## design/flow/design.v

```verilog
`timescale 1ns / 1ps
module bpm_from_interval(
    input [31:0] counter, 			   
	 input wire [7:0] default_bpm,   
    output wire [7:0] counted_bpm   
    );
	assign counted_bpm = (counter < 32'd23529 ) ? 254 :  
								(counter < 32'd23622 ) ? 253 :  
								(counter < 32'd23715 ) ? 252 :  
								(counter < 32'd23809 ) ? 251 : 
								(counter < 32'd23904 ) ? 250 :
								(counter < 32'd24000 ) ? 249 :
								(counter < 32'd24096 ) ? 248 :
								(counter < 32'd24193 ) ? 247 :
								(counter < 32'd24291 ) ? 246 :
								(counter < 32'd24390 ) ? 245 :
								(counter < 32'd24489 ) ? 244 :
								(counter < 32'd24590 ) ? 243 :
								(counter < 32'd24691 ) ? 242 :
								(counter < 32'd24793 ) ? 241 :
								(counter < 32'd24896 ) ? 240 :
								(counter < 32'd25000 ) ? 239 :
								(counter < 32'd25104 ) ? 238 :
								(counter < 32'd25210 ) ? 237 :
								(counter < 32'd25316 ) ? 236 :
								(counter < 32'd25423 ) ? 235 :
								(counter < 32'd25531 ) ? 234 :
								(counter < 32'd25641 ) ? 233 :
								(counter < 32'd25751 ) ? 232 :
								(counter < 32'd25862 ) ? 231 :
								(counter < 32'd25974 ) ? 230 :
								(counter < 32'd26086 ) ? 229 :
								(counter < 32'd26200 ) ? 228 :
								(counter < 32'd26315 ) ? 227 :
								(counter < 32'd26431 ) ? 226 :
								(counter < 32'd26548 ) ? 225 :
								(counter < 32'd26666 ) ? 224 :
								(counter < 32'd26785 ) ? 223 :
								(counter < 32'd26905 ) ? 222 :
								(counter < 32'd27027 ) ? 221 :
								(counter < 32'd27149 ) ? 220 :
								(counter < 32'd27272 ) ? 219 :
								(counter < 32'd27397 ) ? 218 :
								(counter < 32'd27522 ) ? 217 :
								(counter < 32'd27649 ) ? 216 :
								(counter < 32'd27777 ) ? 215 :
								(counter < 32'd27906 ) ? 214 :
								(counter < 32'd28037 ) ? 213 :
								(counter < 32'd28169 ) ? 212 :
								(counter < 32'd28301 ) ? 211 :
								(counter < 32'd28436 ) ? 210 :
								(counter < 32'd28571 ) ? 209 :
								(counter < 32'd28708 ) ? 208 :
								(counter < 32'd28846 ) ? 207 :
								(counter < 32'd28985 ) ? 206 :
								(counter < 32'd29126 ) ? 205 :
								(counter < 32'd29268 ) ? 204 :
								(counter < 32'd29411 ) ? 203 :
								(counter < 32'd29556 ) ? 202 :
								(counter < 32'd29702 ) ? 201 :
								(counter < 32'd29850 ) ? 200 :
								(counter < 32'd30000 ) ? 199 :
								(counter < 32'd30150 ) ? 198 :
								(counter < 32'd30303 ) ? 197 :
								(counter < 32'd30456 ) ? 196 :
								(counter < 32'd30612 ) ? 195 :
								(counter < 32'd30769 ) ? 194 :
								(counter < 32'd30927 ) ? 193 :
								(counter < 32'd31088 ) ? 192 :
								(counter < 32'd31250 ) ? 191 :
								(counter < 32'd31413 ) ? 190 :
								(counter < 32'd31578 ) ? 189 :
								(counter < 32'd31746 ) ? 188 :
								(counter < 32'd31914 ) ? 187 :
								(counter < 32'd32085 ) ? 186 :
								(counter < 32'd32258 ) ? 185 :
								(counter < 32'd32432 ) ? 184 :
								(counter < 32'd32608 ) ? 183 :
								(counter < 32'd32786 ) ? 182 :
								(counter < 32'd32967 ) ? 181 :
								(counter < 32'd33149 ) ? 180 :
								(counter < 32'd33333 ) ? 179 :
								(counter < 32'd33519 ) ? 178 :
								(counter < 32'd33707 ) ? 177 :
								(counter < 32'd33898 ) ? 176 :
								(counter < 32'd34090 ) ? 175 :
								(counter < 32'd34285 ) ? 174 :
								(counter < 32'd34482 ) ? 173 :
								(counter < 32'd34682 ) ? 172 :
								(counter < 32'd34883 ) ? 171 :
								(counter < 32'd35087 ) ? 170 :
								(counter < 32'd35294 ) ? 169 :
								(counter < 32'd35502 ) ? 168 :
								(counter < 32'd35714 ) ? 167 :
								(counter < 32'd35928 ) ? 166 :
								(counter < 32'd36144 ) ? 165 :
								(counter < 32'd36363 ) ? 164 :
								(counter < 32'd36585 ) ? 163 :
								(counter < 32'd36809 ) ? 162 :
								(counter < 32'd37037 ) ? 161 :
								(counter < 32'd37267 ) ? 160 :
								(counter < 32'd37500 ) ? 159 :
								(counter < 32'd37735 ) ? 158 :
								(counter < 32'd37974 ) ? 157 :
								(counter < 32'd38216 ) ? 156 :
								(counter < 32'd38461 ) ? 155 :
								(counter < 32'd38709 ) ? 154 :
								(counter < 32'd38961 ) ? 153 :
								(counter < 32'd39215 ) ? 152 :
								(counter < 32'd39473 ) ? 151 :
								(counter < 32'd39735 ) ? 150 :
								(counter < 32'd40000 ) ? 149 :
								(counter < 32'd40268 ) ? 148 :
								(counter < 32'd40540 ) ? 147 :
								(counter < 32'd40816 ) ? 146 :
								(counter < 32'd41095 ) ? 145 :
								(counter < 32'd41379 ) ? 144 :
								(counter < 32'd41666 ) ? 143 :
								(counter < 32'd41958 ) ? 142 :
								(counter < 32'd42253 ) ? 141 :
								(counter < 32'd42553 ) ? 140 :
								(counter < 32'd42857 ) ? 139 :
								(counter < 32'd43165 ) ? 138 :
								(counter < 32'd43478 ) ? 137 :
								(counter < 32'd43795 ) ? 136 :
								(counter < 32'd44117 ) ? 135 :
								(counter < 32'd44444 ) ? 134 :
								(counter < 32'd44776 ) ? 133 :
								(counter < 32'd45112 ) ? 132 :
								(counter < 32'd45454 ) ? 131 :
								(counter < 32'd45801 ) ? 130 :
								(counter < 32'd46153 ) ? 129 :
								(counter < 32'd46511 ) ? 128 :
								(counter < 32'd46875 ) ? 127 :
								(counter < 32'd47244 ) ? 126 :
								(counter < 32'd47619 ) ? 125 :
								(counter < 32'd48000 ) ? 124 :
								(counter < 32'd48387 ) ? 123 :
								(counter < 32'd48780 ) ? 122 :
								(counter < 32'd49180 ) ? 121 :
								(counter < 32'd49586 ) ? 120 :
								(counter < 32'd50000 ) ? 119 :
								(counter < 32'd50420 ) ? 118 :
								(counter < 32'd50847 ) ? 117 :
								(counter < 32'd51282 ) ? 116 :
								(counter < 32'd51724 ) ? 115 :
								(counter < 32'd52173 ) ? 114 :
								(counter < 32'd52631 ) ? 113 :
								(counter < 32'd53097 ) ? 112 :
								(counter < 32'd53571 ) ? 111 :
								(counter < 32'd54054 ) ? 110 :
								(counter < 32'd54545 ) ? 109 :
								(counter < 32'd55045 ) ? 108 :
								(counter < 32'd55555 ) ? 107 :
								(counter < 32'd56074 ) ? 106 :
								(counter < 32'd56603 ) ? 105 :
								(counter < 32'd57142 ) ? 104 :
								(counter < 32'd57692 ) ? 103 :
								(counter < 32'd58252 ) ? 102 :
								(counter < 32'd58823 ) ? 101 :
								(counter < 32'd59405 ) ? 100 :
								(counter < 32'd60000 ) ? 99 :
								(counter < 32'd60606 ) ? 98 :
								(counter < 32'd61224 ) ? 97 :
								(counter < 32'd61855 ) ? 96 :
								(counter < 32'd62500 ) ? 95 :
								(counter < 32'd63157 ) ? 94 :
								(counter < 32'd63829 ) ? 93 :
								(counter < 32'd64516 ) ? 92 :
								(counter < 32'd65217 ) ? 91 :
								(counter < 32'd65934 ) ? 90 :
								(counter < 32'd66666 ) ? 89 :
								(counter < 32'd67415 ) ? 88 :
								(counter < 32'd68181 ) ? 87 :
								(counter < 32'd68965 ) ? 86 :
								(counter < 32'd69767 ) ? 85 :
								(counter < 32'd70588 ) ? 84 :
								(counter < 32'd71428 ) ? 83 :
								(counter < 32'd72289 ) ? 82 :
								(counter < 32'd73170 ) ? 81 :
								(counter < 32'd74074 ) ? 80 :
								(counter < 32'd75000 ) ? 79 :
								(counter < 32'd75949 ) ? 78 :
								(counter < 32'd76923 ) ? 77 :
								(counter < 32'd77922 ) ? 76 :
								(counter < 32'd78947 ) ? 75 :
								(counter < 32'd80000 ) ? 74 :
								(counter < 32'd81081 ) ? 73 :
								(counter < 32'd82191 ) ? 72 :
								(counter < 32'd83333 ) ? 71 :
								(counter < 32'd84507 ) ? 70 :
								(counter < 32'd85714 ) ? 69 :
								(counter < 32'd86956 ) ? 68 :
								(counter < 32'd88235 ) ? 67 :
								(counter < 32'd89552 ) ? 66 :
								(counter < 32'd90909 ) ? 65 :
								(counter < 32'd92307 ) ? 64 :
								(counter < 32'd93750 ) ? 63 :
								(counter < 32'd95238 ) ? 62 :
								(counter < 32'd96774 ) ? 61 :
								(counter < 32'd98360 ) ? 60 :
								(counter < 32'd100000 ) ? 59 :
								(counter < 32'd101694 ) ? 58 :
								(counter < 32'd103448 ) ? 57 :
								(counter < 32'd105263 ) ? 56 :
								(counter < 32'd107142 ) ? 55 :
								(counter < 32'd109090 ) ? 54 :
								(counter < 32'd111111 ) ? 53 :
								(counter < 32'd113207 ) ? 52 :
								(counter < 32'd115384 ) ? 51 :
								(counter < 32'd117647 ) ? 50 :
								(counter < 32'd120000 ) ? 49 :
								(counter < 32'd122448 ) ? 48 :
								(counter < 32'd125000 ) ? 47 :
								(counter < 32'd127659 ) ? 46 :
								(counter < 32'd130434 ) ? 45 :
								(counter < 32'd133333 ) ? 44 :
								(counter < 32'd136363 ) ? 43 :
								(counter < 32'd139534 ) ? 42 :
								(counter < 32'd142857 ) ? 41 :
								(counter < 32'd146341 ) ? 40 :
								(counter < 32'd150000 ) ? 39 :
								(counter < 32'd153846 ) ? 38 :
								(counter < 32'd157894 ) ? 37 :
								(counter < 32'd162162 ) ? 36 :
								(counter < 32'd166666 ) ? 35 :
								(counter < 32'd171428 ) ? 34 :
								(counter < 32'd176470 ) ? 33 :
								(counter < 32'd181818 ) ? 32 :
								(counter < 32'd187500 ) ? 31 :
								(counter < 32'd193548 ) ? 30 : default_bpm;
endmodule
`timescale 1ns / 1ps
module bpmcalculator(
	 input wire clk,  		 	 	  
	 input wire rst,  		 	 	  
	 input wire tick,  		 	 	  
    input wire beat, 				  
	 input wire [7:0] default_bpm,  
    output wire [7:0] bpm_out  	  
    );
	parameter SMALLEST_ALLOWABLE_INTERVAL = 32'd23529;
	parameter LONGEST_ALLOWABLE_INTERVAL = 32'd200000;
	parameter STARTING_BPM = 8'd80; 
	reg [31:0] counter; 
	wire [7:0] counted_bpm; 
	reg [7:0] buffer[0:3]; 
	reg [1:0] oldest_index; 
	reg [9:0] bpm_sum; 
	reg prev_beat; 
	assign bpm_out = bpm_sum[9:2]; 
	bpm_from_interval bfi (
    .counter(counter), 
    .default_bpm(default_bpm), 
    .counted_bpm(counted_bpm)
    );
	always @(posedge clk) begin 
		if (rst) begin 
		bpm_sum <= STARTING_BPM*4; 
		buffer[0] <= STARTING_BPM; 
		buffer[1] <= STARTING_BPM; 
		buffer[2] <= STARTING_BPM; 
		buffer[3] <= STARTING_BPM; 
		counter <= 0; 
		oldest_index <= 0; 
		prev_beat <= 0; 
		end else if (!tick) begin 
		end else if ((counter > LONGEST_ALLOWABLE_INTERVAL) ||    
			 (beat && ~prev_beat && (counter >= SMALLEST_ALLOWABLE_INTERVAL)))   
		begin 
			bpm_sum <= bpm_sum + ({2'b00, counted_bpm} - {2'b00, buffer[oldest_index]}); 
			buffer[oldest_index] <= counted_bpm; 
			oldest_index <= (oldest_index == 3) ? 2'd0 : oldest_index+2'd1; 
			prev_beat <= 1; 
			counter <= 0; 
		end else begin 
			counter <= counter + 1; 
			prev_beat <= beat; 
		end 
	end
endmodule
`timescale 1ns / 1ps
module beatmaker(
	 input clk,
	 input rst,
    input signed [15:0] accel,
    output reg beat
    );
	reg signed [15:0] prev_accel; 
	always @(posedge clk) begin 
		if (rst) begin
			beat <= 0; 
			prev_accel <= 0; 
		end else if ( (accel > 10000 && prev_accel < 10000) || (accel < 10000 && prev_accel > 10000) ) begin
			beat <= ~beat;
			prev_accel <= accel;
		end else begin
			prev_accel <= accel;
		end
	end
endmodule
module BPM_lut(lookup, scaler);
	input [7:0] lookup;
	output [19:0] scaler;
	assign scaler =(lookup == 8'd1)   ? 10000 :
						(lookup == 8'd2)   ? 5000  :
						(lookup == 8'd3)   ? 3333  :
						(lookup == 8'd4)   ? 2500  :
						(lookup == 8'd5)   ? 2000  :
						(lookup == 8'd6)   ? 1667  :
						(lookup == 8'd7)   ? 1429  :
						(lookup == 8'd8)   ? 1250  :
						(lookup == 8'd9)   ? 1111  :
						(lookup == 8'd10)  ? 1000  :
						(lookup == 8'd11)  ? 909   :
						(lookup == 8'd12)  ? 833   : 
						(lookup == 8'd13)  ? 769   :
						(lookup == 8'd14)  ? 714   : 
						(lookup == 8'd15)  ? 667   :
						(lookup == 8'd16)  ? 625   :
						(lookup == 8'd17)  ? 588 :
						(lookup == 8'd18)  ? 556 :
						(lookup == 8'd19)  ? 526 : 
						(lookup == 8'd20)  ? 500 :
						(lookup == 8'd21)  ? 476 : 
						(lookup == 8'd22)  ? 455 :
						(lookup == 8'd23)  ? 435 :
						(lookup == 8'd24)  ? 417 :
						(lookup == 8'd25)  ? 400 :
						(lookup == 8'd26)  ? 385 :
						(lookup == 8'd27)  ? 370 :
						(lookup == 8'd28)  ? 357 :
						(lookup == 8'd29)  ? 345 :
						(lookup == 8'd30)  ? 333 : 
						(lookup == 8'd31)  ? 323 : 
						(lookup == 8'd32)  ? 313 :
						(lookup == 8'd33)  ? 303 :
						(lookup == 8'd34)  ? 294 :
						(lookup == 8'd35)  ? 286 :
						(lookup == 8'd36)  ? 278 :
						(lookup == 8'd37)  ? 270 :
						(lookup == 8'd38)  ? 263 :
						(lookup == 8'd39)  ? 256 :
						(lookup == 8'd40)  ? 250 :
						(lookup == 8'd41)  ? 244 :
						(lookup == 8'd42)  ? 238 :
						(lookup == 8'd43)  ? 233 :
						(lookup == 8'd44)  ? 227 :
						(lookup == 8'd45)  ? 222 :
						(lookup == 8'd46)  ? 217 :
						(lookup == 8'd47)  ? 213 :
						(lookup == 8'd48)  ? 208 :
						(lookup == 8'd49)  ? 204 :
						(lookup == 8'd50)  ? 200 :
						(lookup == 8'd51)  ? 196 :
						(lookup == 8'd52)  ? 192 : 
						(lookup == 8'd53)  ? 189 :
						(lookup == 8'd54)  ? 185 : 
						(lookup == 8'd55)  ? 182 :
						(lookup == 8'd56)  ? 179 :
						(lookup == 8'd57)  ? 175 : 
						(lookup == 8'd58)  ? 172 :
						(lookup == 8'd59)  ? 169 :
						(lookup == 8'd60)  ? 167 :
						(lookup == 8'd61)  ? 164 :
						(lookup == 8'd62)  ? 161 :
						(lookup == 8'd63)  ? 159 :
						(lookup == 8'd64)  ? 156 :
						(lookup == 8'd65)  ? 154 :
						(lookup == 8'd66)  ? 152 :
						(lookup == 8'd67)  ? 149 :
						(lookup == 8'd68)  ? 147 :
						(lookup == 8'd69)  ? 145 :
						(lookup == 8'd70)  ? 143 :
						(lookup == 8'd71)  ? 141 :
						(lookup == 8'd72)  ? 139 :
						(lookup == 8'd73)  ? 137 :
						(lookup == 8'd74)  ? 135 :
						(lookup == 8'd75)  ? 133 :
						(lookup == 8'd76)  ? 132 :
						(lookup == 8'd77)  ? 130 :
						(lookup == 8'd78)  ? 128 :
						(lookup == 8'd79)  ? 127 :
						(lookup == 8'd80)  ? 125 :
						(lookup == 8'd81)  ? 123 :
						(lookup == 8'd82)  ? 122 :
						(lookup == 8'd83)  ? 120 :
						(lookup == 8'd84)  ? 119 :
						(lookup == 8'd85)  ? 118 :
						(lookup == 8'd86)  ? 116 :
						(lookup == 8'd87)  ? 115 :
						(lookup == 8'd88)  ? 114 :
						(lookup == 8'd89)  ? 112 :
						(lookup == 8'd90)  ? 111 :
						(lookup == 8'd91)  ? 110 :
						(lookup == 8'd92)  ? 109 :
						(lookup == 8'd93)  ? 108 :
						(lookup == 8'd94)  ? 106 :
						(lookup == 8'd95)  ? 105 :
						(lookup == 8'd96)  ? 104 : 
						(lookup == 8'd97)  ? 103 :
						(lookup == 8'd98)  ? 102 :
						(lookup == 8'd99)  ? 101 :
						(lookup == 8'd100) ? 100 :
						(lookup == 8'd101) ? 99 : 
						(lookup == 8'd102) ? 98 :
						(lookup == 8'd103) ? 97 :
						(lookup == 8'd104) ? 96 :
						(lookup == 8'd105) ? 95 :
						(lookup == 8'd106) ? 94 :
						(lookup == 8'd107) ? 93 :
						(lookup == 8'd108) ? 93 :
						(lookup == 8'd109) ? 92 :
						(lookup == 8'd110) ? 91 :
						(lookup == 8'd111) ? 90 :
						(lookup == 8'd112) ? 89 :
						(lookup == 8'd113) ? 89 :
						(lookup == 8'd114) ? 88 :
						(lookup == 8'd115) ? 87 :
						(lookup == 8'd116) ? 86 :
						(lookup == 8'd117) ? 85 :
						(lookup == 8'd118) ? 85 :
						(lookup == 8'd119) ? 84 :
						(lookup == 8'd120) ? 83 :
						(lookup == 8'd121) ? 83 :
						(lookup == 8'd122) ? 82 :
						(lookup == 8'd123) ? 81 :
						(lookup == 8'd124) ? 81 :
						(lookup == 8'd125) ? 80 :
						(lookup == 8'd126) ? 79 :
						(lookup == 8'd127) ? 79 :
						(lookup == 8'd128) ? 78 :
						(lookup == 8'd129) ? 78 :
						(lookup == 8'd130) ? 77 :
						(lookup == 8'd131) ? 76 :
						(lookup == 8'd132) ? 76 :
						(lookup == 8'd133) ? 75 :
						(lookup == 8'd134) ? 75 :
						(lookup == 8'd135) ? 74 :
						(lookup == 8'd136) ? 74 :
						(lookup == 8'd137) ? 73 :
						(lookup == 8'd138) ? 72 :
						(lookup == 8'd139) ? 72 : 
						(lookup == 8'd140) ? 71 :
						(lookup == 8'd141) ? 71 :
						(lookup == 8'd142) ? 70 :
						(lookup == 8'd143) ? 70 :
						(lookup == 8'd144) ? 69 :
						(lookup == 8'd145) ? 69 :
						(lookup == 8'd146) ? 68 :
						(lookup == 8'd147) ? 68 :
						(lookup == 8'd148) ? 68 :
						(lookup == 8'd149) ? 67 :
						(lookup == 8'd150) ? 67 :
						(lookup == 8'd151) ? 66 :
						(lookup == 8'd152) ? 66 :
						(lookup == 8'd153) ? 65 :
						(lookup == 8'd154) ? 65 :
						(lookup == 8'd155) ? 65 :
						(lookup == 8'd156) ? 64 :
						(lookup == 8'd157) ? 64 :
						(lookup == 8'd158) ? 63 :
						(lookup == 8'd159) ? 63 :
						(lookup == 8'd160) ? 63 :
						(lookup == 8'd161) ? 62 :
						(lookup == 8'd162) ? 62 :
						(lookup == 8'd163) ? 61 :
						(lookup == 8'd164) ? 61 :
						(lookup == 8'd165) ? 61 : 
						(lookup == 8'd166) ? 60 :
						(lookup == 8'd167) ? 60 :
						(lookup == 8'd168) ? 60 :
						(lookup == 8'd169) ? 59 :
						(lookup == 8'd170) ? 59 :
						(lookup == 8'd171) ? 58 :
						(lookup == 8'd172) ? 58 :
						(lookup == 8'd173) ? 58 :
						(lookup == 8'd174) ? 57 :
						(lookup == 8'd175) ? 57 :
						(lookup == 8'd176) ? 57 :
						(lookup == 8'd177) ? 57 :
						(lookup == 8'd178) ? 56 :
						(lookup == 8'd179) ? 56 :
						(lookup == 8'd180) ? 56 :
						(lookup == 8'd181) ? 55 :
						(lookup == 8'd182) ? 55 :
						(lookup == 8'd183) ? 55 :
						(lookup == 8'd184) ? 54 :
						(lookup == 8'd185) ? 54 :
						(lookup == 8'd186) ? 54 :
						(lookup == 8'd187) ? 53 :
						(lookup == 8'd188) ? 53 :
						(lookup == 8'd189) ? 53 :
						(lookup == 8'd190) ? 53 :
						(lookup == 8'd191) ? 52 :
						(lookup == 8'd192) ? 52 :
						(lookup == 8'd193) ? 52 :
						(lookup == 8'd194) ? 52 :
						(lookup == 8'd195) ? 51 : 
						(lookup == 8'd196) ? 51 :
						(lookup == 8'd197) ? 51 :
						(lookup == 8'd198) ? 51 :
						(lookup == 8'd199) ? 50 :
						(lookup == 8'd200) ? 50 :
						(lookup == 8'd201) ? 50 :
						(lookup == 8'd202) ? 50 :
						(lookup == 8'd203) ? 49 :
						(lookup == 8'd204) ? 49 :
						(lookup == 8'd205) ? 49 :
						(lookup == 8'd206) ? 49 :
						(lookup == 8'd207) ? 48 :
						(lookup == 8'd208) ? 48 :
						(lookup == 8'd209) ? 48 :
						(lookup == 8'd210) ? 48 :
						(lookup == 8'd211) ? 47 :
						(lookup == 8'd212) ? 47 :
						(lookup == 8'd213) ? 47 :
						(lookup == 8'd214) ? 47 :
						(lookup == 8'd215) ? 47 :
						(lookup == 8'd216) ? 46 :
						(lookup == 8'd217) ? 46 :
						(lookup == 8'd218) ? 46 :
						(lookup == 8'd219) ? 46 :
						(lookup == 8'd220) ? 45 :
						(lookup == 8'd221) ? 45 : 
						(lookup == 8'd222) ? 45 :
						(lookup == 8'd223) ? 45 :
						(lookup == 8'd224) ? 45 :
						(lookup == 8'd225) ? 44 :
						(lookup == 8'd226) ? 44 :
						(lookup == 8'd227) ? 44 :
						(lookup == 8'd228) ? 44 :
						(lookup == 8'd229) ? 44 :
						(lookup == 8'd230) ? 43 :
						(lookup == 8'd231) ? 43 :
						(lookup == 8'd232) ? 43 :
						(lookup == 8'd233) ? 43 :
						(lookup == 8'd234) ? 43 :
						(lookup == 8'd235) ? 43 :
						(lookup == 8'd236) ? 42 :
						(lookup == 8'd237) ? 42 :
						(lookup == 8'd238) ? 42 :
						(lookup == 8'd239) ? 42 :
						(lookup == 8'd240) ? 42 :
						(lookup == 8'd241) ? 41 :
						(lookup == 8'd242) ? 41 :
						(lookup == 8'd243) ? 41 :
						(lookup == 8'd244) ? 41 :
						(lookup == 8'd245) ? 41 :
						(lookup == 8'd246) ? 41 :
						(lookup == 8'd247) ? 40 :
						(lookup == 8'd248) ? 40 : 
						(lookup == 8'd249) ? 40 :
						(lookup == 8'd250) ? 40 :
						(lookup == 8'd251) ? 40 :
						(lookup == 8'd252) ? 40 :
						(lookup == 8'd253) ? 40 :
						(lookup == 8'd254) ? 39 :
						(lookup == 8'd255) ? 39 :
						  20'hFFFFF;
endmodule
module BPM_prescaler(CLK, RST, TICK, BPM, slowCLK, slowRise);
	input CLK;
	input RST;
	input TICK;	 
	output slowRise;	 
	input [7:0] BPM;
	output reg slowCLK;
	wire [19:0] scaler;
	BPM_lut U1 (BPM, scaler);
	reg [19:0] counter;  
	wire [19:0] counter_inc = counter + 20'd1;
	assign slowRise = !RST && TICK && !slowCLK && (counter_inc >= scaler/2);
	always @ (posedge CLK) begin
		if (RST) begin
			counter <= 0;
			slowCLK <= 0;
		end else if (TICK) begin
		counter <= counter_inc;
		if (counter_inc >= scaler/2) begin
			counter <= 0;
			slowCLK <= ~slowCLK;
		end
		end
	end
endmodule
module  duration_lut (input [3:0] lookup, output [15:0] duration);
	parameter
		BREVE     			= 16'd48000,		 
		SEMIBREVE			= 16'd24000,		 
		DOTTED_MINIM		= 16'd18000,		 
		MINIM					= 16'd12000,		 
		DOTTED_CROTCHET	= 16'd9000,			 
		CROTCHET 			= 16'd6000,			 
		DOTTED_QUAVER 		= 16'd4500,			 
		QUAVER  				= 16'd3000,			 
		TUPLET				= 16'd2000,			 
		SEMIQUAVER			= 16'd1500,			 
		UNDEF					= 16'd1000;			 
	assign duration = (lookup == 4'd1)  ? SEMIQUAVER 	   :
						   (lookup == 4'd2)  ? TUPLET			   :
							(lookup == 4'd3)  ? QUAVER			   :
							(lookup == 4'd4)  ? DOTTED_QUAVER   :
							(lookup == 4'd5)  ? CROTCHET		   :
							(lookup == 4'd6)  ? DOTTED_CROTCHET :
							(lookup == 4'd7)  ? MINIM			   :
							(lookup == 4'd8)  ? DOTTED_MINIM	   :
							(lookup == 4'd9)  ? SEMIBREVE		   :
							(lookup == 4'd10) ? BREVE			   :
							    UNDEF			   ;
endmodule
module timing_controller (CLK, RST, TICK, BPM, MODE, NOTE, START, EN, DONE);
	input 				 CLK; 	 
	input 				 RST; 	 
	input 				 TICK; 	 
	input [1:0]		   MODE;		 
	input [3:0]			NOTE;		 
	input 			  START;     
	input [7:0] 	 	 BPM;		 
	output reg 			  EN;		 
	wire [15:0]	  DURATION;		 
	output reg 			DONE;		 
	reg [15:0] counter;
	parameter
		NORMAL   = 2'b00,
		STACCATO = 2'b01,
		SLURRED  = 2'b10,
		BPM_COMM = 2'b11;
	duration_lut dur_lut_blk (NOTE[3:0],  DURATION);
	wire slowCLK, slowRise;
	BPM_prescaler bpm_pre_blk (CLK, RST, TICK, BPM, slowCLK, slowRise);
	always @ (posedge CLK) begin
		if (RST) begin
			EN 	  <= 1;
			counter <= 0;
			DONE 	  <= 0;
		end else if (slowRise && START) begin
			DONE <= 0;
			counter <= counter + 1;
			case (MODE) 
				NORMAL  : begin if (counter <= DURATION/128*125) EN <= 1; else EN <= 0; end
				STACCATO: begin if (counter <= DURATION/128*102) EN <= 1; else EN <= 0; end
				SLURRED : begin if (counter <= DURATION)         EN <= 1; end
			endcase
			if (counter == DURATION) begin
				counter <= 0;
				DONE <= 1;
			end
		end
	end
endmodule
module sin_lut (input [5:0] lookup, output [7:0] value);
	assign value = (lookup == 6'd0)  ? 128 :
						(lookup == 6'd1)  ? 140 :
						(lookup == 6'd2)  ? 152 :
						(lookup == 6'd3)  ? 165 :
						(lookup == 6'd4)  ? 176 :
						(lookup == 6'd5)  ? 188 :
						(lookup == 6'd6)  ? 198 :
						(lookup == 6'd7)  ? 208 :
						(lookup == 6'd8)  ? 218 :
						(lookup == 6'd9)  ? 226 :
						(lookup == 6'd10) ? 234 :
						(lookup == 6'd11) ? 240 :
						(lookup == 6'd12) ? 245 :
						(lookup == 6'd13) ? 250 :
						(lookup == 6'd14) ? 253 :
						(lookup == 6'd15) ? 254 :
						(lookup == 6'd16) ? 255 :
						(lookup == 6'd17) ? 254 :
						(lookup == 6'd18) ? 253 :
						(lookup == 6'd19) ? 250 :
						(lookup == 6'd20) ? 245 :
						(lookup == 6'd21) ? 240 :
						(lookup == 6'd22) ? 234 :
						(lookup == 6'd23) ? 226 :
						(lookup == 6'd24) ? 218 :
						(lookup == 6'd25) ? 208 :
						(lookup == 6'd26) ? 198 :
						(lookup == 6'd27) ? 188 :
						(lookup == 6'd28) ? 176 : 
						(lookup == 6'd29) ? 165 : 
						(lookup == 6'd30) ? 152 :
						(lookup == 6'd31) ? 140 :
						(lookup == 6'd32) ? 128 :
						(lookup == 6'd33) ? 115 :
						(lookup == 6'd34) ? 103 :
						(lookup == 6'd35) ? 90  :
						(lookup == 6'd36) ? 79  :
						(lookup == 6'd37) ? 67  :
						(lookup == 6'd38) ? 57  : 
						(lookup == 6'd39) ? 47  :
						(lookup == 6'd40) ? 37  :
						(lookup == 6'd41) ? 29  :
						(lookup == 6'd42) ? 21  :
						(lookup == 6'd43) ? 15  :
						(lookup == 6'd44) ? 10  :
						(lookup == 6'd45) ? 5   :
						(lookup == 6'd46) ? 2   :
						(lookup == 6'd47) ? 1   :
						(lookup == 6'd48) ? 0   :
						(lookup == 6'd49) ? 1   :
						(lookup == 6'd50) ? 2   : 
						(lookup == 6'd51) ? 5   :
						(lookup == 6'd52) ? 10  :
						(lookup == 6'd53) ? 15  :
						(lookup == 6'd54) ? 21  :
						(lookup == 6'd55) ? 29  :
						(lookup == 6'd56) ? 37  :
						(lookup == 6'd57) ? 47  :
						(lookup == 6'd58) ? 57  :
						(lookup == 6'd59) ? 67  :
						(lookup == 6'd60) ? 79  : 
						(lookup == 6'd61) ? 90  : 
						(lookup == 6'd62) ? 103 :
						(lookup == 6'd63) ? 115 :
						  0  ;
endmodule
module tone_lut64 (input [5:0] tone, output [13:0] sixty_fourth_period);
	parameter
				REST= 14'd1000,	 
				C3  = 14'd11945,
				C3S = 14'd11275,
				D3  = 14'd10642,
				D3S = 14'd10045,
				E3  = 14'd9481,
				F3  = 14'd8949,
				F3S = 14'd8446,
				G3  = 14'd7972,
				G3S = 14'd7525,
				A3  = 14'd7103,
				A3S = 14'd6704,
				B3  = 14'd6328,
				C4  = 14'd5973,
				C4S = 14'd5638,
				D4  = 14'd5321,
				D4S = 14'd5022,
				E4  = 14'd4741,
				F4  = 14'd4475,
				F4S = 14'd4223,
				G4  = 14'd3986,
				G4S = 14'd3763,
				A4  = 14'd3552,
				A4S = 14'd3352,
				B4  = 14'd3164,
				C5  = 14'd2987,
				C5S = 14'd2819,
				D5  = 14'd2661,
				D5S = 14'd2511,
				E5  = 14'd2370,
				F5  = 14'd2237,
				F5S = 14'd2112,
				G5  = 14'd1993,
				G5S = 14'd1882,
				A5  = 14'd1776,
				A5S = 14'd1676,
				B5  = 14'd1582,
				C6  = 14'd1493,
				C6S = 14'd1410,
				D6  = 14'd1331,
				D6S = 14'd1256,
				E6  = 14'd1185,
				F6  = 14'd1119,
				F6S = 14'd1056,
				G6  = 14'd997,
				G6S = 14'd941,
				A6  = 14'd888,
				A6S = 14'd838,
				B6  = 14'd791;
	assign sixty_fourth_period =
										(tone == 6'd0)  ? REST:
									   (tone == 6'd1)  ? C3  :
									   (tone == 6'd2)  ? C3S :
									   (tone == 6'd3)  ? D3  :
										(tone == 6'd4)  ? D3S :
										(tone == 6'd5)  ? E3  :
										(tone == 6'd6)  ? F3  :
										(tone == 6'd7)  ? F3S :
										(tone == 6'd8)  ? G3  :
										(tone == 6'd9)  ? G3S :
										(tone == 6'd10)  ? A3  :
										(tone == 6'd11) ? A3S :
										(tone == 6'd12) ? B3  :
										(tone == 6'd13) ? C4  :
										(tone == 6'd14) ? C4S :
										(tone == 6'd15) ? D4  :
										(tone == 6'd16) ? D4S :
										(tone == 6'd17) ? E4  :
										(tone == 6'd18) ? F4  :
										(tone == 6'd19) ? F4S :
										(tone == 6'd20) ? G4  :
										(tone == 6'd21) ? G4S :
										(tone == 6'd22) ? A4  :
										(tone == 6'd23) ? A4S :
										(tone == 6'd24) ? B4  :
										(tone == 6'd25) ? C5  :
										(tone == 6'd26) ? C5S :
										(tone == 6'd27) ? D5  :
										(tone == 6'd28) ? D5S :
										(tone == 6'd29) ? E5  :
										(tone == 6'd30) ? F5  :
										(tone == 6'd31) ? F5S :
										(tone == 6'd32) ? G5  :
										(tone == 6'd33) ? G5S :
										(tone == 6'd34) ? A5  :
										(tone == 6'd35) ? A5S :
										(tone == 6'd36) ? B5  :
										(tone == 6'd37) ? C6  :
										(tone == 6'd38) ? C6S :
										(tone == 6'd39) ? D6  :
										(tone == 6'd40) ? D6S :
										(tone == 6'd41) ? E6  :
										(tone == 6'd42) ? F6  :
										(tone == 6'd43) ? F6S :
										(tone == 6'd44) ? G6  :
										(tone == 6'd45) ? G6S :
										(tone == 6'd46) ? A6  :
										(tone == 6'd47) ? A6S :
										(tone == 6'd48) ? B6  :
										   0 ;
endmodule
module pwm (input CLK, input RST, input [7:0] duty, input [3:0] VOL, output P);
	reg [11:0] counter;
	reg [11:0] latched_comp;
	assign P = (counter[11:0] < latched_comp) ? 1 : 0;
	always @ (posedge CLK) begin
		if (RST) begin
		counter <= 0;
		latched_comp <= 0;
		end else begin
		counter <= counter + 1;
		if (counter == 12'hFFF) begin
			latched_comp <= VOL*duty;
		end
		end
	end	
endmodule
module tone(CLK, RST, TONE, EN, VOL, P);
	input 				 CLK;		 
	input 				 RST;		 
	input 		[5:0] TONE; 	 
	input					  EN;		 
	input			[3:0]  VOL;		 
	output 					P;		 
	reg [5:0] lookup_value;		 
	wire [13:0] 	 period;			 
	wire [7:0] 	  duty_cmp;
	reg [13:0] 		counter;			 
	parameter TONE_MAX = 6'd48;
	pwm pwm_block (CLK, RST, duty_cmp, VOL, P);
	tone_lut64 tone_lut_block (TONE, period);
	sin_lut sin_lut_block (lookup_value, duty_cmp);
	parameter counter_max = 14'd11945;
	always @(posedge CLK) begin
		if (RST) begin
			counter <= 0;
			lookup_value <= 0;
		end else if (EN && (VOL != 4'h0) && (TONE != 6'd0 && TONE <= TONE_MAX)) begin
			counter <= counter + 1;
			if (counter > counter_max) counter <= 0;
			if (counter >= period) begin
				counter <= 14'd0;
				lookup_value <= lookup_value + 1;
			end	
		end
	end
endmodule
module byte_to_BCD(input [7:0] bin, output reg [11:0] BCD);
   reg [19:0] shift;
   integer i;
   always @(*)
   begin
      shift[19:8] = 0;
      shift[7:0] = bin;
      for (i=0; i<8; i=i+1) begin
         if (shift[11:8] >= 5)
            shift[11:8] = shift[11:8] + 3;
         if (shift[15:12] >= 5)
            shift[15:12] = shift[15:12] + 3;
         if (shift[19:16] >= 5)
            shift[19:16] = shift[19:16] + 3;
         shift = shift << 1;
      end
		BCD[11:0] = shift[19:8];
   end
endmodule
module bcdtoseg(nLT, nRBI, A3, A2, A1, A0, nBI,
				nRBO, nA, nB, nC, nD, nE, nF, nG);
	input  nLT, nRBI, A3, A2, A1, A0, nBI;
	output nRBO, nA, nB, nC, nD, nE, nF, nG;
	wire  [3:0] SEGIN;
	reg   [6:0] nSEGOUT;
	assign   SEGIN[3] = A3;
	assign   SEGIN[2] = A2;
	assign   SEGIN[1] = A1;
	assign   SEGIN[0] = A0;
	assign   nA = nSEGOUT[6];
	assign   nB = nSEGOUT[5];
	assign   nC = nSEGOUT[4];
	assign   nD = nSEGOUT[3];
	assign   nE = nSEGOUT[2];
	assign   nF = nSEGOUT[1];
	assign   nG = nSEGOUT[0];
	assign nRBO = ~(~nBI || (~nRBI && (SEGIN == 4'd0) && nLT));
	always @ (nRBO or nLT or SEGIN) begin
		if (~nRBO) begin
			nSEGOUT = ~7'b0000000; 
		end else if (~nLT) begin
			nSEGOUT = ~7'b1111111; 
		end else begin 
			case (SEGIN)
				4'd0:     nSEGOUT = ~7'b1111110; 
				4'd1:     nSEGOUT = ~7'b0110000;
				4'd2:     nSEGOUT = ~7'b1101101;
				4'd3:     nSEGOUT = ~7'b1111001;
				4'd4:     nSEGOUT = ~7'b0110011;
				4'd5:     nSEGOUT = ~7'b1011011;
				4'd6:     nSEGOUT = ~7'b1011111;
				4'd7:     nSEGOUT = ~7'b1110000;
				4'd8:     nSEGOUT = ~7'b1111111;
				4'd9:     nSEGOUT = ~7'b1111011;
				4'hF:		 nSEGOUT = ~7'b1100111;	 
				default:  nSEGOUT = ~7'b0000000;
			endcase
		end
	end
endmodule
module display(CLK, RST, BPM, PLAY, SEGA, SEGD);
	input 			CLK;		 
	input 			RST;		 
	input [7:0]		BPM;		 
	input 		  PLAY;		 
	output reg [3:0] 	SEGA; 		 
	output [7:0] 	SEGD; 		    
	wire [11:0] BCD;
	reg [3:0]			CURRENT_DIG; 
	byte_to_BCD btb_blk (BPM, BCD);
	bcdtoseg seg_disp_blk (1'b1, 1'b1, CURRENT_DIG[3], CURRENT_DIG[2], CURRENT_DIG[1], CURRENT_DIG[0], 1'b1,  
				, SEGD[7], SEGD[6], SEGD[5], SEGD[4], SEGD[3], SEGD[2], SEGD[1]);
	assign SEGD[0] = 1;
	reg [16:0] waveCount;
	wire [16:0] waveNext = waveCount + 17'd1;
	parameter
		KHZ_WAVE = 17'd100000,  
		DISP_D0  = ~4'b0001,
		DISP_D1  = ~4'b0010,
		DISP_D2  = ~4'b0100,
		DISP_D3  = ~4'b1000,
		DISP_OFF = ~4'b0000;
	always @(posedge CLK) begin
		if (RST) begin
		waveCount <= 0;
		SEGA <= ~4'h0;
		CURRENT_DIG[3:0] <= 4'h0;
		end else begin
		waveCount <= waveNext;
	if (waveNext < KHZ_WAVE/4) begin
			if (~PLAY)  begin
				SEGA <= DISP_D0;
				CURRENT_DIG <= 4'hF;
			end else begin
				SEGA <= DISP_OFF;
				CURRENT_DIG <= 4'd0;
			end
		end else if (waveNext < KHZ_WAVE/2) begin
			SEGA <= DISP_D1;
			CURRENT_DIG <= BCD[11:8];
		end else if (waveNext < KHZ_WAVE*3/4) begin
			SEGA <= DISP_D2;
			CURRENT_DIG <= BCD[7:4];
		end else if (waveNext < KHZ_WAVE)begin
			SEGA <= DISP_D3;
			CURRENT_DIG <= BCD[3:0];		
		end else 
			waveCount <= 0;
		end
	end
endmodule
`timescale 1ns / 1ps
module double_thermometer(
    input signed [15:0] accel,
    output wire [7:0] out
    );
	 assign out = 	(accel == 16'd0)     ? 8'b00011000 :
						(accel < -16'd24576) ? 8'b10000000 : 
						(accel < -16'd16384) ? 8'b01000000 : 
						(accel < -16'd8192 ) ? 8'b00100000 : 
						(accel <  16'd0    ) ? 8'b00010000 : 
						(accel <  16'd8192 ) ? 8'b00001000 : 
						(accel <  16'd16384) ? 8'b00000100 : 
						(accel <  16'd24576) ? 8'b00000010 : 8'b00000001;
endmodule
`timescale 1ns / 1ps
module audio_core(
	input clk,          
	input rst,          
	input tick,         
	input tick_1m,      
	input [15:0] accel_z,     
	input accel_valid,        
	output wire beat,   
	output [7:0] LED,   
	input PB_PLY, 	     
	input [3:0]  VOL,	  
	output P,		     
	output [3:0] SEGA,  
	output [7:0] SEGD,  
	output [7:0] BPM,   
	input [15:0] DATA,	  
	output note_req,      
	output song_end       
	);
	parameter
		NORMAL   = 2'b00,
		STACCATO = 2'b01,
		SLURRED  = 2'b10,
		BPM_COMM = 2'b11;
	reg [15:0] accel_out;        
	wire  [1:0] MODE;    
	wire  [3:0] NOTE;	   
	wire  [5:0] TONE;	   
	wire        DONE;   
	wire 	  END_SONG;
	wire 			  EN;
	reg PLAY;
	wire [7:0] DEFAULT_BPM = 8'd80;  
	reg LATCH_PB_PLY;      
	always @(posedge clk) begin
		if (rst) begin
			PLAY <= 0;
			LATCH_PB_PLY <= 0;
		end else begin
			if (PB_PLY && ~LATCH_PB_PLY)
				PLAY <= ~PLAY;
			LATCH_PB_PLY <= PB_PLY;
		end
	end
	always @ (posedge clk) begin
		if (rst)
			accel_out <= 0;
		else if (accel_valid)
			accel_out <= accel_z; 
	end
	assign MODE 	 = (DATA[15:14] == BPM_COMM) ? NORMAL :  DATA[15:14];
	assign NOTE 	 = (DATA[15:14] == BPM_COMM) ? 4'b0	 :  DATA[3:0];
	assign TONE 	 = DATA[13:8];
	assign END_SONG = PLAY && (DATA[15:14] == BPM_COMM) && (DATA[7:0] == 0);
	assign song_end = END_SONG;
	assign note_req = DONE & PLAY;
	double_thermometer LED_display (
		.accel(accel_out), 
		.out(LED)
		);
	beatmaker bm (
		 .clk(clk), 
		 .rst(rst),
		 .accel(accel_out), 
		 .beat(beat)
		 );
	bpmcalculator bpmcalc (
		.clk(clk), 
		.rst(rst),
		.tick(tick),
		.beat(beat), 
		.default_bpm(DEFAULT_BPM),
		.bpm_out(BPM)
	);
	timing_controller timing_ctrl_blk (clk, rst, tick_1m, BPM, MODE, NOTE, PLAY, EN, DONE);
	display  disp_blk (clk, rst, BPM, PLAY, SEGA, SEGD);
	tone     tone_blk (clk, rst, TONE, EN & PLAY ,VOL, P);
endmodule
```

## design/flow/run.sh

```bash
#!/bin/bash
# the make line also repeats each setting of config.mk as NAME=value (left out here)
make -C /OpenROAD-flow-scripts/flow DESIGN_CONFIG=/design/flow/config.mk WORK_HOME=/design/flow/orfs CLKGATE_MAP_FILE= finish
```

## design/flow/config.mk

```make
export PLATFORM = sky130hd
export DESIGN_NAME = audio_core
export DESIGN_NICKNAME = audio_core
export VERILOG_FILES = /design/flow/design.v
export SDC_FILE = /design/flow/constraint.sdc
export NUM_CORES = 4
export LEC_CHECK = 0
export CAP_MARGIN = 20
export CORE_MARGIN = 2
export CORE_UTILIZATION = 35
export PLACE_DENSITY = 0.55
export SETUP_SLACK_MARGIN = 0.41
export SLEW_MARGIN = 20
```

## design/flow/constraint.sdc

```tcl
create_clock -name core_clock -period 8.64 [get_ports {clk}]
set_input_delay 1.7280 -clock core_clock [delete_from_list [all_inputs] [get_ports {clk}]]
set_output_delay 1.7280 -clock core_clock [all_outputs]
set_load 0.01 [all_outputs]
```

==> results.cfg, run 1 <==
; physical design summary
[final_timing]
slew_violations = 0
fin_tns_setup_ns = 0
skew_ns = 0.0242
setup_viol = 0
min_period_ns = 7.57
hold_viol = 0
worstMarginPinSlew_ns = 1.18
rsz0062_at_grt = no
slew_headroom_pct = 20.5
period_used_pct = 87.6
clock.fmax_mhz = 132

[power_and_ir_drop]
combPwrFrac_pct = 26.0
pg_clk_mw = 1.22
comb-power_uw = 824
sw_frac_of_total_pct = 31.5
totalPowerFinal_mw = 3.17
leakage_nw = 12.0
ir_drop_mv = 0.110
p_int_mw = 2.17
clockPowerShare_pct = 38.5
p_sw_mw = 1.00
top_power_group = clock
seqPwrFrac_pct = 35.5
p_seq_mw = 1.13
p_per_area_nw_per_um2 = 102

[floorplan]
die_area_um2 = 82600
die_h_um = 287
io_pins = 74
die_x_um = 287
coreArea_um2 = 79300
core_util_floorplan_pct = 35.5
row_count = 103

[worst_setup_path]
critPathLaunchType = input pin
crit-reg2reg-launch = bpmcalc.counter[6]
crit_start = DATA[1]
end_kind = flop
crit_buf_inv = 3
path_delay_family = adder cells
critPathMaxFanout = 8
cp.arrival_ns = 8.08
worstPathRequired_ns = 9.14
endpoint = timing_ctrl_blk.EN
rr_endpoint = bpmcalc.bpm_sum[9]
ff2ff_setup_slack_ns = 1.20
crit_slowest_cell = clkdlybuf4s50_1
path_depth = 27
r2r.worst_path.cells = 28
slowest_delay_ns = 0.57
criticalPathCategory = in -> reg

[global_route]
grt_start_max_net_pins = 72
track_usage_pct = 30.0
grt_pass1_vias = 29500
overflow = 0
grt_antenna_before_repair = 7
grt_pass1_wl_mm = 191

[clock_network]
cts_sinks = 229
htree_levels = 1
clockBufferDepth = 3
postCtsSetupBuffers = 0
cts.clk_slew.worst_paths_ns = 0.06
cts_buffers = 28
root_buffer = clkbuf_16
clock_latency_ns = 0.59
postCtsResizedCells = 0
ctsHoldBuffers = 0
cts_tree = built

[drt]
met2_length_mm = 54.4
dr.pass1.iters = 7
highest_layer = met5
drt_iter0_markers = 3853
finalWirelength_mm = 127
via_count = 31100
dr_wl_met3_mm = 12.1
ant_nets = 0
drc = 0
avgRoutedWirePerCell_um = 25.7
vias_per_cell = 6.29
drt-met1-wl_mm = 51.5

[min_path]
min_from = tone_blk.pwm_block.latched_comp[7]
min_path_type = reg -> reg
hold_depth = 2
hold_end = tone_blk.pwm_block.latched_comp[7]

[synthesis]
yosysUniqueCellTypes = 112
xor_area_share_pct = 4.05
yosysWarnings = 10
async_flop_share_pct = 0
ys_cells = 3930
numSynthFlops = 229
synth.top_cell.area_share_pct = 14.0
yosys_most_used_dff = dfxtp_1
topCellsByArea = dfxtp_1, ha_1, a21oi_1, o21ai_0, nor2_1
top_logic_kind = AND-OR/OR-AND gates
compound_area_share_pct = 31.1
synth-edff-count = 32
simple_gate_share_pct = 24.7
syn_area_um2 = 28100
top_cells_by_count = nor2_1, a21oi_1, o21ai_0
seq_area_frac_synth_pct = 17.4
synth.area.mux_share_pct = 2.29
adder_share_pct = 13.5
yosysTopAreaCell = dfxtp_1
ys_chip_area_um2 = 28100
syn-instance-count = 3930
most_common_cell = nor2_1
avgSynthCellArea_um2 = 7.15

[placement]
place_congestion = 1.08
dp_hpwl_mm = 93.8
port_buffers = 70

[final_layout]
area_growth_pct = 10.4
layout.nets = 4190

[outcome]
outcome = timing/DRC/antenna clean

[run]
warning_count = 53
cap_violations = 0
final cells by class:
cell class              instances  area [µm²]
diodes                          4        10.0
repair buffers                210        1770
well taps                    1050        1310
multi-input cells            3215       21300
flip-flops and latches        229        4910
clock buffers                  34         753
clock inverters                18         211
inverters                     191         722
fillers                      8508       48200
metrics by stage:
stage / hold WS [ns] / cells / util [%] / setup WS (ns) / area (µm²)
4_1_cts: 0.471 / 4947 / 39.1 / 0.901 / 31000
3_5_place_dp: 0.457 / 4895 / 37.9 / 0.310 / 30100
6_report: 0.468 / 4951 / 39.2 / 1.07 / 31000
3_3_place_gp: 0.444 / 4895 / 37.9 / 0.328 / 30000
5_1_grt: 0.490 / 4948 / 39.2 / 0.452 / 31000
2_1_floorplan: 0.425 / 3931 / - / 1.07 / 28100
per-layer routing:
| metal | vias up | GRT usage [%] |
|---|---|---|
| li1 | 14300 | - |
| met1 | 14600 | 38.5 |
| met2 | 1716 | 46.3 |
| met3 | 450 | 6.58 |
| met4 | 10 | 17.1 |
| met5 | - | 0 |
==> inputs of run 2 (changes only) <==
CORE_UTILIZATION = 72   (was 35)
SETUP_SLACK_MARGIN = 1.49   (was 0.41)
TNS_END_PERCENT = 5   (was default)
clock period = 5.15 ns   (was 8.64 ns; I/O delays follow)
==> run 2 against run 1 <==
Net effect:
- the run now fails in 4_1_cts
- area after synthesis did not move
- die area fell by 51%
- synthesized cell count did not move
==> results.cfg, run 2 <==
; physical design summary
[synthesis]
yosysUniqueCellTypes = 112
xor_area_share_pct = 4.05
top_cells_by_count = nor2_1, a21oi_1, o21ai_0
synth.top_cell.area_share_pct = 14.0
yosys_most_used_dff = dfxtp_1
compound_area_share_pct = 31.1
avgSynthCellArea_um2 = 7.15
async_flop_share_pct = 0
yosysTopAreaCell = dfxtp_1
adder_share_pct = 13.5
top_logic_kind = AND-OR/OR-AND gates
yosysWarnings = 10
syn_area_um2 = 28100
simple_gate_share_pct = 24.7
ys_cells = 3930
most_common_cell = nor2_1
syn-instance-count = 3930
topCellsByArea = dfxtp_1, ha_1, a21oi_1, o21ai_0, nor2_1
ys_chip_area_um2 = 28100
synth.area.mux_share_pct = 2.29
seq_area_frac_synth_pct = 17.4
numSynthFlops = 229
synth-edff-count = 32

[placement]
pre_cts_ws_ns = -2.35
placedCellCount = 5143
dpl-instance-area_um2 = 35600
dp_hpwl_mm = 100
port_buffers = 70
place_congestion = 1.50

[floorplan]
core_util_floorplan_pct = 72.9
io_pins = 74
die_h_um = 202
die_area_um2 = 40600
coreArea_um2 = 38600
row_count = 72
die_x_um = 202

[outcome]
outcome = did not finish
first-error = [ERROR DPL-0033] detailed placement checks failed during check placement.
failed_stage = 4_1_cts
==> inputs of run 3 (changes only) <==
ABC_AREA = 1   (was default)
CAP_MARGIN = 30   (was 20)
CELL_PAD_IN_SITES_GLOBAL_PLACEMENT = 0   (was default)
CORE_ASPECT_RATIO = 0.84   (was default)
CORE_UTILIZATION = 27   (was 72)
CTS_CLUSTER_DIAMETER = 361   (was default)
CTS_CLUSTER_SIZE = 50   (was default)
GPL_ROUTABILITY_DRIVEN = 0   (was default)
GPL_TIMING_DRIVEN = 1   (was default)
MAX_ROUTING_LAYER = met5   (was default)
MIN_ROUTING_LAYER = met2   (was default)
PLACE_DENSITY = 0.5   (was 0.55)
SETUP_SLACK_MARGIN = 1.63   (was 1.49)
SLEW_MARGIN = 30   (was 20)
TNS_END_PERCENT = 90   (was 5)
clock period = 14.7 ns   (was 5.15 ns; I/O delays follow)
==> run 3 against run 2 <==
Net effect:
- the flow stops in 5_1_grt
- synthesized cell count grew 11%
- die area grew to 2.5 times the previous value
- area after synthesis shrank 4.7%
==> results.cfg, run 3 <==
; physical design summary
[synthesis]
yosysTopAreaCell = dfxtp_1
yosysWarnings = 10
async_flop_share_pct = 0
yosysUniqueCellTypes = 66
adder_share_pct = 14.2
syn_area_um2 = 26800
simple_gate_share_pct = 30.5
seq_area_frac_synth_pct = 18.3
ys_cells = 4371
compound_area_share_pct = 22.0
avgSynthCellArea_um2 = 6.13
topCellsByArea = dfxtp_1, nand2_1, ha_1, inv_1, nor2_1
synth-edff-count = 32
most_common_cell = nand2_1
ys_chip_area_um2 = 26800
syn-instance-count = 4371
xor_area_share_pct = 3.01
numSynthFlops = 229
top_cells_by_count = nand2_1, inv_1, nor2_1
synth.area.mux_share_pct = 0
top_logic_kind = simple AND/OR/NAND/NOR gates
synth.top_cell.area_share_pct = 14.7
yosys_most_used_dff = dfxtp_1

[floorplan]
coreArea_um2 = 98000
die_area_um2 = 102000
io_pins = 74
row_count = 105
die_h_um = 293
die_x_um = 348
core_util_floorplan_pct = 27.3

[outcome]
first-error = [ERROR GRT-0116] Global routing finished with congestion. Check the congestion regions in the DRC Viewer.
failed_stage = 5_1_grt
outcome = did not finish

[clock_network]
cts_sinks = 229
clockBufferDepth = 3
cts_buffers = 8
htree_levels = 1
ctsHoldBuffers = 0
root_buffer = clkbuf_16

[placement]
dp_hpwl_mm = 90.9
port_buffers = 70

[global_route]
overflow = 176
track_usage_pct = 46.5
## run 3: per-layer routing
metal,track usage (%),overflow
met5,27.1,12
met2,50.6,20
met1,-,-
met3,56.6,123
met4,25.1,21
## run 3: per-stage QoR
stage / hold WS (ns) / setup TNS (ns) / std cells / worst slack (ns) / cell area, µm²
floorplan: 0.413 / 0 / 4372 / 1.65 / 26800
detailed placement: 0.429 / -0.153 / 5948 / -0.153 / 31200
global placement: 0.422 / -0.261 / 5948 / -0.200 / 31200
CTS: 0.452 / -0.0206 / 5985 / -0.0206 / 31800
## run 3: repair_timing
item	4_1_cts
gates resized	48
pin swaps	27
buffers inserted	26
hold endpoints to repair	0
endpoints found under the setup margin	10
==> inputs of run 4 (changes only) <==
CAP_MARGIN = 20   (was 30)
CELL_PAD_IN_SITES_GLOBAL_PLACEMENT = default   (was 0)
CORE_ASPECT_RATIO = 0.5   (was 0.84)
CORE_UTILIZATION = 69   (was 27)
CTS_CLUSTER_DIAMETER = 390   (was 361)
CTS_CLUSTER_SIZE = 99   (was 50)
GPL_ROUTABILITY_DRIVEN = default   (was 0)
GPL_TIMING_DRIVEN = default   (was 1)
MAX_ROUTING_LAYER = default   (was met5)
MIN_ROUTING_LAYER = default   (was met2)
PLACE_DENSITY = 0.35   (was 0.5)
SETUP_SLACK_MARGIN = default   (was 1.63)
SLEW_MARGIN = 20   (was 30)
TNS_END_PERCENT = default   (was 90)
clock period = 4.81 ns   (was 14.7 ns; I/O delays follow)
==> run 4 against run 3 <==
Net effect:
- the flow stops in 4_1_cts
- die area shrank 60%
- area after synthesis stayed put
- synthesized cell count unchanged
==> results.cfg, run 4 <==
; physical design summary
[synthesis]
yosysUniqueCellTypes = 66
numSynthFlops = 229
ys_chip_area_um2 = 26800
yosysTopAreaCell = dfxtp_1
seq_area_frac_synth_pct = 18.3
synth.area.mux_share_pct = 0
syn_area_um2 = 26800
compound_area_share_pct = 22.0
avgSynthCellArea_um2 = 6.13
most_common_cell = nand2_1
xor_area_share_pct = 3.01
syn-instance-count = 4371
topCellsByArea = dfxtp_1, nand2_1, ha_1, inv_1, nor2_1
yosys_most_used_dff = dfxtp_1
synth.top_cell.area_share_pct = 14.7
top_logic_kind = simple AND/OR/NAND/NOR gates
top_cells_by_count = nand2_1, inv_1, nor2_1
synth-edff-count = 32
async_flop_share_pct = 0
yosysWarnings = 10
ys_cells = 4371
simple_gate_share_pct = 30.5
adder_share_pct = 14.2

[floorplan]
die_h_um = 143
die_area_um2 = 40500
die_x_um = 283
coreArea_um2 = 37800
io_pins = 74
core_util_floorplan_pct = 70.8
row_count = 50

[placement]
port_buffers = 70
pre_cts_ws_ns = -10.60
dp_hpwl_mm = 114
place_congestion = 1.64

[outcome]
failed_stage = 4_1_cts
outcome = did not finish
first-error = [ERROR DPL-0038] Utilization greater than 100%, impossible to legalize
[run 4: metrics by stage]
step | hold slack (ns) | instances | cell area, µm² | total power, mW
2_1_floorplan | 0.413 | 4372 | 27500 | 3.25
3_3_place_gp | 0.426 | 5995 | 36800 | 3.97
3_5_place_dp | 0.429 | 5995 | 36800 | 4.29
==> inputs of run 5 (changes only) <==
ABC_AREA = default   (was 1)
CELL_PAD_IN_SITES_DETAIL_PLACEMENT = 0   (was default)
CORE_ASPECT_RATIO = 0.66   (was 0.5)
CORE_MARGIN = 9   (was 2)
CORE_UTILIZATION = 68   (was 69)
CTS_CLUSTER_DIAMETER = default   (was 390)
CTS_CLUSTER_SIZE = default   (was 99)
GPL_ROUTABILITY_DRIVEN = 1   (was default)
HOLD_SLACK_MARGIN = 0.19   (was default)
MIN_ROUTING_LAYER = met2   (was default)
PLACE_DENSITY = default   (was 0.35)
PLACE_DENSITY_LB_ADDON = 0.23   (was default)
SETUP_SLACK_MARGIN = -1.09   (was default)
SLEW_MARGIN = 0   (was 20)
clock period = 15.4 ns   (was 4.81 ns; I/O delays follow)
==> run 5 against run 4 <==
Net effect:
- the run fails in 5_1_grt
- area after synthesis increased by 4.9%
- synthesized cell count decreased by 10%
- die area grew 21%
==> results.cfg, run 5 <==
; physical design summary
[synthesis]
yosysUniqueCellTypes = 112
top_logic_kind = AND-OR/OR-AND gates
synth.top_cell.area_share_pct = 14.0
numSynthFlops = 229
top_cells_by_count = nor2_1, a21oi_1, o21ai_0
avgSynthCellArea_um2 = 7.15
topCellsByArea = dfxtp_1, ha_1, a21oi_1, o21ai_0, nor2_1
async_flop_share_pct = 0
syn_area_um2 = 28100
synth-edff-count = 32
yosys_most_used_dff = dfxtp_1
adder_share_pct = 13.5
most_common_cell = nor2_1
compound_area_share_pct = 31.1
syn-instance-count = 3930
xor_area_share_pct = 4.05
ys_cells = 3930
synth.area.mux_share_pct = 2.29
yosysWarnings = 10
simple_gate_share_pct = 24.7
yosysTopAreaCell = dfxtp_1
ys_chip_area_um2 = 28100
seq_area_frac_synth_pct = 17.4

[clock_network]
cts_buffers = 25
htree_levels = 1
postCtsSetupBuffers = 0
root_buffer = clkbuf_16
postCtsResizedCells = 0
ctsHoldBuffers = 0
cts_sinks = 229
clockBufferDepth = 3

[placement]
dpl-instance-area_um2 = 28700
place_congestion = 2.05
dp_hpwl_mm = 75.3
port_buffers = 70

[floorplan]
die_area_um2 = 49100
core_util_floorplan_pct = 69.0
die_h_um = 183
io_pins = 74
die_x_um = 268
row_count = 60
coreArea_um2 = 40800

[global_route]
overflow = 1676
track_usage_pct = 88.0

[outcome]
outcome = did not finish
first-error = [ERROR GRT-0116] Global routing finished with congestion. Check the congestion regions in the DRC Viewer.
failed_stage = 5_1_grt
==> run 5: stage by stage <==
stage          utilization, %  std cells  hold WS, ns  worst slack (ns)  power, mW
2_1_floorplan               -       3931        0.425              6.47      0.981
3_3_place_gp             70.4       4315        0.442              5.54       1.07
3_5_place_dp             70.4       4316        0.459              5.30       1.10
4_1_cts                  72.5       4361        0.480              5.82       1.73
==> run 5: routing by layer <==
| metal | global-route usage, % | overflow |
|---|---|---|
| met1 | - | - |
| met2 | 85.3 | 371 |
| met3 | 102 | 1049 |
| met4 | 71.0 | 163 |
| met5 | 85.2 | 93 |
==> inputs of run 6 (changes only) <==
CELL_PAD_IN_SITES_DETAIL_PLACEMENT = default   (was 0)
CORE_ASPECT_RATIO = default   (was 0.66)
CORE_MARGIN = 2   (was 9)
CORE_UTILIZATION = 50   (was 68)
GPL_ROUTABILITY_DRIVEN = default   (was 1)
HOLD_SLACK_MARGIN = default   (was 0.19)
MIN_ROUTING_LAYER = default   (was met2)
PLACE_DENSITY_LB_ADDON = default   (was 0.23)
SETUP_SLACK_MARGIN = 2.54   (was -1.09)
SLEW_MARGIN = 20   (was 0)
clock period = 10.0 ns   (was 15.4 ns; I/O delays follow)
==> run 6 against run 5 <==
Net effect:
- area after synthesis is the same
- synthesized cell count stayed put
- the run now finishes clean
- die area up 18%
==> results.cfg, run 6 <==
; physical design summary
[outcome]
outcome = timing/DRC/antenna clean

[clock_network]
clockBufferDepth = 3
cts_buffers = 26
root_buffer = clkbuf_16
cts_tree = built
cts_sinks = 229
clock_latency_ns = 0.56
htree_levels = 1
cts.clk_slew.worst_paths_ns = 0.06

[placement]
dp_hpwl_mm = 89.5
place_congestion = 1.13
placedCellCount = 4539
port_buffers = 70

[final_timing]
min_period_ns = 7.37
fin_hold_ws_ns = 0.482
rsz0062_at_grt = no
worstMarginPinSlew_ns = 1.13
clock.fmax_mhz = 136
slew_headroom_pct = 24.3
skew_ns = 0.0254
period_used_pct = 73.7
setup_viol = 0
hold_viol = 0
slew_violations = 0
fin_tns_setup_ns = 0

[synthesis]
async_flop_share_pct = 0
top_logic_kind = AND-OR/OR-AND gates
top_cells_by_count = nor2_1, a21oi_1, o21ai_0
synth.top_cell.area_share_pct = 14.0
synth.area.mux_share_pct = 2.29
seq_area_frac_synth_pct = 17.4
avgSynthCellArea_um2 = 7.15
most_common_cell = nor2_1
ys_chip_area_um2 = 28100
adder_share_pct = 13.5
syn_area_um2 = 28100
topCellsByArea = dfxtp_1, ha_1, a21oi_1, o21ai_0, nor2_1
ys_cells = 3930
yosysTopAreaCell = dfxtp_1
yosys_most_used_dff = dfxtp_1
compound_area_share_pct = 31.1
syn-instance-count = 3930
xor_area_share_pct = 4.05
synth-edff-count = 32
yosysWarnings = 10
simple_gate_share_pct = 24.7
numSynthFlops = 229
yosysUniqueCellTypes = 112

[global_route]
grt_antenna_before_repair = 5
track_usage_pct = 41.6
grt_pass1_vias = 31000
overflow = 0
grt_pass1_wl_mm = 187
grt_start_max_net_pins = 88

[min_path]
hold_end = bm.prev_accel[3]
hold_depth = 1
min_path_type = reg -> reg
min_from = accel_out[3]

[worst_setup_path]
critPathLaunchType = flop
endpoint = bpmcalc.bpm_sum[9]
crit-reg2reg-launch = bpmcalc.counter[1]
cp.arrival_ns = 7.83
criticalPathCategory = reg -> reg
rr_endpoint = bpmcalc.bpm_sum[9]
crit_buf_inv = 3
worstPathRequired_ns = 10.46
path_delay_family = AND-OR/OR-AND gates
crit_start = bpmcalc.counter[1]
ff2ff_setup_slack_ns = 2.63
cpMostUsedCell = a21oi_1
end_kind = flop
critPathMaxFanout = 18
crit_slowest_cell = a211oi_1
slowest_delay_ns = 0.82
path_depth = 26
r2r.worst_path.cells = 26

[final_layout]
layout.nets = 4151
nFillCells = 5213
area_growth_pct = 8.66
final_cells = 4605
final_util_pct = 55.2

[drt]
dr.pass1.iters = 12
drc = 0
via_count = 32600
vias_per_cell = 7.08
avgRoutedWirePerCell_um = 27.1
finalWirelength_mm = 125
ant_nets = 0
drt_iter0_markers = 4522

[power_and_ir_drop]
clockPowerShare_pct = 36.7
leakage_nw = 11.8
ir_drop_mv = 0.133
pg_clk_mw = 1.01
top_power_group = clock
p_sw_uw = 882
comb-power_uw = 777
seqPwrFrac_pct = 35.3
combPwrFrac_pct = 28.1
p_seq_uw = 976
p_per_area_nw_per_um2 = 90.6
sw_frac_of_total_pct = 31.9
p_int_mw = 1.88

[floorplan]
die_h_um = 241
row_count = 86
core_util_floorplan_pct = 50.8
io_pins = 74
die_area_um2 = 58100
die_x_um = 241
coreArea_um2 = 55300

[run]
cap_violations = 0
warning_count = 53
[run 6: metal layers]
metal  track usage (%)  vias up  wire length, µm
met1              52.3    15300            47900
met4              22.2        6             8500
met5                 0        -               63
li1                  -    14300                -
met2              62.7     2350            52500
met3              14.1      641            15900
[run 6: per-stage QoR]
step	total power, mW	instance area [µm²]	setup WS, ns
global placement	1.67	29200	1.63
CTS	2.72	30200	2.54
floorplan	1.52	28100	2.54
global route	2.91	30500	2.45
finish	2.77	30500	2.63
detailed placement	1.70	29200	1.44
[run 6: final cells by class]
| type | instances | area, µm² | area share [%] |
|---|---|---|---|
| multi-input cells | 3215 | 21600 | 70.7 |
| flip-flops and latches | 229 | 4920 | 16.1 |
| repair buffers | 173 | 1460 | 4.78 |
| well taps | 748 | 936 | 3.06 |
| clock buffers | 38 | 798 | 2.61 |
| inverters | 191 | 733 | 2.40 |
| clock inverters | 9 | 106 | 0.348 |
| diodes | 2 | 5.00 | 0.0164 |
[run 6: repair_timing]
action                     4_1_cts  5_1_grt
setup endpoints to repair       10       14
gates resized                   32       70
buffers inserted                 3       14
hold buffers                     0        0
pin swaps                        4       18
Power figures rest on the tool's default switching activity, not on a simulated workload.
